==> inputs of run A <==
Design mat_mul, start of the top module:
module mat_mul #
	(
        parameter integer DIM_LOG = 2,     
        parameter integer DIM = 2**DIM_LOG,
        parameter integer SIZE = DIM*DIM,
        parameter integer SIZE_LOG = 2*DIM_LOG,
        parameter integer DATA_WIDTH = 32
    )
    (
		input wire  s00_axi_aclk,
		input wire  s00_axi_aresetn,
		output wire  s00_axis_tready,
		input wire [DATA_WIDTH-1 : 0] s00_axis_tdata,
		input wire  s00_axis_tlast,
        input wire  s00_axis_tvalid,
		output wire  m00_axis_tvalid,
        output wire [DATA_WIDTH-1 : 0] m00_axis_tdata,
        output wire [(DATA_WIDTH/8)-1 : 0] m00_axis_tstrb,
        output wire  m00_axis_tlast,
        input wire  m00_axis_tready,
        input wire sel,
        input wire start
    );
clock: 10.0 ns
lec_check: 0
cap_margin: 20
core_aspect_ratio: 1.14
core_margin: 2
core_utilization: 40
gpl_timing_driven: 0
max_routing_layer: met4
min_routing_layer: met2
place_density: 0.6
setup_slack_margin: 2.97
slew_margin: 15
run.sh (not shown) runs the stock make flow with config.mk's settings and CLKGATE_MAP_FILE=.
==> run P: changes against run A <==
ABC_AREA = 1   (was unset)
CORE_ASPECT_RATIO = unset   (was 1.14)
CORE_UTILIZATION = 72   (was 40)
CTS_CLUSTER_DIAMETER = 223   (was unset)
GPL_TIMING_DRIVEN = unset   (was 0)
MAX_ROUTING_LAYER = unset   (was met4)
MIN_ROUTING_LAYER = unset   (was met2)
PLACE_DENSITY = unset   (was 0.6)
PLACE_DENSITY_LB_ADDON = 0.02   (was unset)
SETUP_SLACK_MARGIN = 1.62   (was 2.97)
SLEW_MARGIN = 20   (was 15)
==> flow/constraint.sdc (replaced) <==
create_clock -name core_clock -period 5.68 [get_ports {s00_axi_aclk}]
set_input_delay 1.1360 -clock core_clock [delete_from_list [all_inputs] [get_ports {s00_axi_aclk}]]
set_output_delay 1.1360 -clock core_clock [all_outputs]
set_load 0.01 [all_outputs]
==> run Y: changes against run A <==
ABC_AREA = 0   (was unset)
CORE_ASPECT_RATIO = unset   (was 1.14)
CORE_UTILIZATION = 66   (was 40)
GPL_ROUTABILITY_DRIVEN = 1   (was unset)
GPL_TIMING_DRIVEN = unset   (was 0)
HOLD_SLACK_MARGIN = 0.05   (was unset)
MAX_ROUTING_LAYER = unset   (was met4)
MIN_ROUTING_LAYER = unset   (was met2)
PLACE_DENSITY = unset   (was 0.6)
PLACE_DENSITY_LB_ADDON = 0.03   (was unset)
SETUP_SLACK_MARGIN = 0.07   (was 2.97)
SLEW_MARGIN = 20   (was 15)
==> flow/constraint.sdc (replaced) <==
create_clock -name core_clock -period 6.58 [get_ports {s00_axi_aclk}]
set_input_delay 1.3160 -clock core_clock [delete_from_list [all_inputs] [get_ports {s00_axi_aclk}]]
set_output_delay 1.3160 -clock core_clock [all_outputs]
set_load 0.01 [all_outputs]
==> flow_results.xml <==
<?xml version="1.0" encoding="UTF-8"?>
<metrics>
  <group name="outcome">
    <metric name="outcome" unit="">failed layout checks</metric>
    <metric name="checkFailReasons" unit="">negative setup slack</metric>
  </group>
  <group name="timing">
    <metric name="finalSetupViolations" unit="">391</metric>
    <metric name="final.setup.worst_slack" unit="ns">-1.40</metric>
  </group>
  <group name="drt">
    <metric name="dr.pass1.iters" unit="">6</metric>
  </group>
  <group name="global_routing">
    <metric name="grt_max_degree" unit="">213</metric>
  </group>
</metrics>
That was run P.
==> flow_results.xml <==
<?xml version="1.0" encoding="UTF-8"?>
<metrics>
  <group name="outcome">
    <metric name="outcome" unit="">failed layout checks</metric>
    <metric name="checkFailReasons" unit="">negative setup slack</metric>
  </group>
  <group name="final_layout">
    <metric name="clkCellAreaFrac" unit="">0.0590</metric>
    <metric name="final_cells" unit="">6545</metric>
    <metric name="nMultiInputCombCells" unit="">2006</metric>
  </group>
  <group name="worst_setup_path">
    <metric name="critPathMaxFanout" unit="">8</metric>
  </group>
  <group name="timing">
    <metric name="finalSetupViolations" unit="">255</metric>
    <metric name="final.setup.worst_slack" unit="ns">-0.546</metric>
  </group>
  <group name="global_routing">
    <metric name="grt_max_degree" unit="">107</metric>
  </group>
  <group name="drt">
    <metric name="dr.pass1.iters" unit="">5</metric>
  </group>
  <group name="logic_synthesis">
    <metric name="synth.cellmix.xorXnorShare" unit="">0.0110</metric>
  </group>
</metrics>
That was run Y.
==> flow_results.xml <==
<?xml version="1.0" encoding="UTF-8"?>
<metrics>
  <group name="outcome">
    <metric name="outcome" unit="">complete, no violations</metric>
  </group>
  <group name="drt">
    <metric name="dr.pass1.iters" unit="">9</metric>
  </group>
  <group name="global_routing">
    <metric name="grt_max_degree" unit="">57</metric>
    <metric name="met1_track_usage_gr" unit="">0</metric>
  </group>
  <group name="worst_setup_path">
    <metric name="worstPathBufferInverterCount" unit="">10</metric>
  </group>
  <group name="timing">
    <metric name="final.setup.worst_slack" unit="ns">2.20</metric>
  </group>
</metrics>
That was run A.
